==> flow/design.v <==
module datapath #(parameter P_WIDTH=32)(
	input [P_WIDTH-1:0] input_a,
	input [P_WIDTH-1:0] input_b,
	input clk,
	input rst,
	output [P_WIDTH-1:0] out
	);
wire [P_WIDTH-1:0] mult_result;
wire [P_WIDTH-1:0] adder_out;
reg [P_WIDTH-1:0] adder_out_reg;
assign mult_result = input_a * input_b;
assign adder_out  = adder_out_reg + mult_result;
assign out = adder_out_reg;
always @(posedge clk)
 if (rst ==1) 
	adder_out_reg <= adder_out;
 else
	adder_out_reg <= 0;
endmodule
module controller #(parameter P_ADDR_WIDTH=8, parameter P_COUNT=100)(
	input clk,
	input rst,
	output reg out_rst,
	output reg ce_0,
	output reg ce_1,
	output reg we_0,
	output reg we_1,
	input  [P_ADDR_WIDTH-1:0] cjob_offset,
	output [P_ADDR_WIDTH-1:0] address_0,
	output [P_ADDR_WIDTH-1:0] address_1,
	input fin_buf_empty,
	output reg fin_rd_en,
	input fout_buf_full,
	output reg fout_wr_en,
	output reg cjob_load_en,
	output reg cjob_out_en
);
parameter IDLE= 7'b0000001,JOB_LOAD= 7'b0000010,  PREP=7'b0000100, PROCESSING = 7'b0001000, WRITE_BACK=7'b0010000, WAIT_Q=7'b0100000, WRITE_Q=7'b1000000;
reg [6:0] curr_state;
reg [6:0] next_state;
reg [P_ADDR_WIDTH-1:0] counter;
reg [P_ADDR_WIDTH-1:0] offset;
always @(curr_state,fin_buf_empty,counter,fout_buf_full)
begin
	next_state=5'b00000;
	case (curr_state)	
		IDLE:
			if(!fin_buf_empty)
				next_state=IDLE;
			else
				next_state=JOB_LOAD;
		JOB_LOAD:
			next_state=PREP;
		PREP:
			next_state=PROCESSING;
		PROCESSING:
			if(counter<P_COUNT-1+offset)			
				next_state = PROCESSING;
			else
				next_state = WRITE_BACK;
		WRITE_BACK:
			next_state=WAIT_Q;
		WAIT_Q:
			if(!fout_buf_full)
				next_state=WAIT_Q;
			else
				next_state=WRITE_Q;
		WRITE_Q:
			next_state=IDLE;
		default:
			next_state=IDLE;
	endcase
end
always @(posedge clk)       
begin
	if(rst==1)
		curr_state <= IDLE;
	else
		curr_state <= next_state;
end
always @(posedge clk)       
begin
	case(curr_state)
		IDLE:	begin
			out_rst<=0;
			ce_0<=0;
			ce_1<=0;
			we_0<=0;
			we_1<=0;
			counter <= 0;
			fin_rd_en<=0;
			fout_wr_en<=0;
			cjob_load_en<=0;
			cjob_out_en<=0;
			offset<=0;
			end
		JOB_LOAD:
			begin
			fin_rd_en<=1;
			cjob_load_en<=1;
			end
		PREP:
			begin
			fin_rd_en<=0;
			ce_0<=1;
			ce_1<=1;
			we_0<=0;
			we_1<=0;
			cjob_load_en<=0;
			counter<=cjob_offset;
			offset<=cjob_offset;
			end
		PROCESSING:
			begin
			cjob_load_en<=0;
			out_rst<=1;
			counter<= counter+1;
			end
		WRITE_BACK:
			begin
			ce_1<=0;
			we_0<=1;
			counter<=counter+P_COUNT;
			end
		WAIT_Q:
			begin
			ce_0<=0;
			counter<=0;
			cjob_out_en<=1;
			end
		WRITE_Q:
			begin
			fout_wr_en<=1;
			cjob_out_en<=1;
			end
		default:
			begin
			end
	endcase
end
assign address_0 = counter<<2;
assign address_1 = (counter+P_COUNT)<<2;
endmodule
module cjob_register #(parameter P_ADDR_WIDTH=16)
(
	input clk,
	input rst,
	input load,
	input out_en,
	input [(3+2+16)-1:0] data_in,
	output reg [(3+2+16)-1:0] data_out
);
reg [(3+2+16)-1:0] current_job;
always @(posedge clk) begin
	if(rst) begin
		data_out = 0;
		current_job = 0;
	end
	else begin
		if (load) current_job = data_in;
		if(out_en) data_out = current_job;
    end
end
endmodule
module dot_product (
	input ap_clk,
	input ap_rst,
	output [16-1:0]  	memory_Addr_A,
	output 						memory_EN_A,
	output 						memory_WEN_A,
	output [32-1:0]	memory_Din_A,
	input  [32-1:0] 	memory_Dout_A,
	output [16-1:0]  	memory_Addr_B,
	output 						memory_EN_B,
	output 						memory_WEN_B,
	output [32-1:0]	memory_Din_B,
	input  [32-1:0] 	memory_Dout_B,
	input 						fifo_in_empty_n,
	input  [(3+2+16)-1:0]	fifo_in_dout,
	output 						fifo_in_read,
	input 						fifo_out_full_n,
	output 						fifo_out_write,
	output [(3+2+16)-1:0]	fifo_out_din
);
	wire 						internal_rst;
	wire 						cjob_load_en;
	wire 						cjob_out_en;
	wire [16-1:0] 		job_offset;
datapath #(32) dp(
	.input_a(memory_Dout_A), 
	.input_b(memory_Dout_B), 
	.clk(ap_clk), 
	.rst(internal_rst), 
	.out(memory_Din_A)
);
controller #(16, 100) ctrl(
	.clk(ap_clk),
	.rst(ap_rst),
	.out_rst(internal_rst),
	.ce_0(memory_EN_A),
	.ce_1(memory_EN_B),
	.we_0(memory_WEN_A),
	.we_1(memory_WEN_B),
	.cjob_offset(job_offset),
	.address_0(memory_Addr_A),
	.address_1(memory_Addr_B),
	.fin_buf_empty(fifo_in_empty_n),
	.fin_rd_en(fifo_in_read),
	.fout_buf_full(fifo_out_full_n),
	.fout_wr_en(fifo_out_write),
	.cjob_load_en(cjob_load_en),
	.cjob_out_en(cjob_out_en)
);
cjob_register cjob_reg(
	.clk(ap_clk),
	.rst(ap_rst),
	.load(cjob_load_en),
	.out_en(cjob_out_en),
	.data_in(fifo_in_dout),
	.data_out(fifo_out_din)
);
assign job_offset = fifo_in_dout[16-1:0];
assign memory_Din_B = 0;
endmodule
clock: 8.0 ns
lec_check: 0
abc_area: 1
cap_margin: 20
core_aspect_ratio: 1.07
core_margin: 2
core_utilization: 40
hold_slack_margin: 0.04
slew_margin: 20
run.sh (not shown) runs the stock make flow with config.mk's settings and CLKGATE_MAP_FILE=.
Rerun with:
CAP_MARGIN = 35   (was 20)
CELL_PAD_IN_SITES_GLOBAL_PLACEMENT = 3   (was default)
CORE_UTILIZATION = 39   (was 40)
GPL_ROUTABILITY_DRIVEN = 0   (was default)
GPL_TIMING_DRIVEN = 1   (was default)
HOLD_SLACK_MARGIN = default   (was 0.04)
MIN_ROUTING_LAYER = met1   (was default)
PLACE_DENSITY = 0.69   (was default)
SETUP_SLACK_MARGIN = 0.72   (was default)
TNS_END_PERCENT = 90   (was default)
=>
- The new run produced a clean layout
- setup slack gains 0.30 ns
- first-iteration DRC count goes down by about 13%
- clock-buffer cell count goes up by 2
- non-clock buffer count goes up by 72
- synthesized area is unchanged
- worst hold slack gains 0.0041 ns
- core utilization goes up by 1.6 points
Rerun with:
CAP_MARGIN = 20   (was 35)
CELL_PAD_IN_SITES_GLOBAL_PLACEMENT = default   (was 3)
CORE_ASPECT_RATIO = default   (was 1.07)
CORE_UTILIZATION = 40   (was 39)
CTS_CLUSTER_DIAMETER = 80   (was default)
CTS_CLUSTER_SIZE = 47   (was default)
GPL_ROUTABILITY_DRIVEN = default   (was 0)
GPL_TIMING_DRIVEN = default   (was 1)
MIN_ROUTING_LAYER = default   (was met1)
PLACE_DENSITY = default   (was 0.69)
SETUP_SLACK_MARGIN = -0.77   (was 0.72)
TNS_END_PERCENT = default   (was 90)
The changed run finished with negative setup slack left; non-clock buffer count drops by 94; area after synthesis is unchanged; flip-flop count does not change.
Rerun with:
CORE_ASPECT_RATIO = 1.07   (was default)
CORE_UTILIZATION = 55   (was 40)
CTS_CLUSTER_DIAMETER = default   (was 80)
CTS_CLUSTER_SIZE = default   (was 47)
MIN_ROUTING_LAYER = met1   (was default)
PLACE_DENSITY_LB_ADDON = 0.04   (was default)
SETUP_SLACK_MARGIN = default   (was -0.77)
TNS_END_PERCENT = 90   (was default)
This time the run completed without violations.
Via count climbs by 2.9%.
Register-to-register slack gains 0.18 ns.
Worst setup slack gets better by 0.24 ns.
Wire length increases by 1.2%.
Die size shrinks by 27%.
Critical path depth is lower by 2.
Non-clock buffer count rose by 4.
Rerun with:
CAP_MARGIN = 35   (was 20)
CORE_ASPECT_RATIO = default   (was 1.07)
CORE_MARGIN = 3   (was 2)
CORE_UTILIZATION = 49   (was 55)
CTS_CLUSTER_DIAMETER = 235   (was default)
CTS_CLUSTER_SIZE = 98   (was default)
HOLD_SLACK_MARGIN = 0.05   (was default)
MIN_ROUTING_LAYER = default   (was met1)
PLACE_DENSITY = 0.8   (was default)
PLACE_DENSITY_LB_ADDON = default   (was 0.04)
SETUP_SLACK_MARGIN = -0.72   (was default)
SLEW_MARGIN = 5   (was 20)
TNS_END_PERCENT = 40   (was 90)
Effect:
- With this change the flow finished but fails on negative setup slack
- routed wire length came out lower by 3.9%
- clock skew barely changes
- flip-flop count does not change
- setup slack gets worse by 0.23 ns
- cell count came out higher by 1.1%
- synthesized cell count stays the same
- die area came out higher by 14%
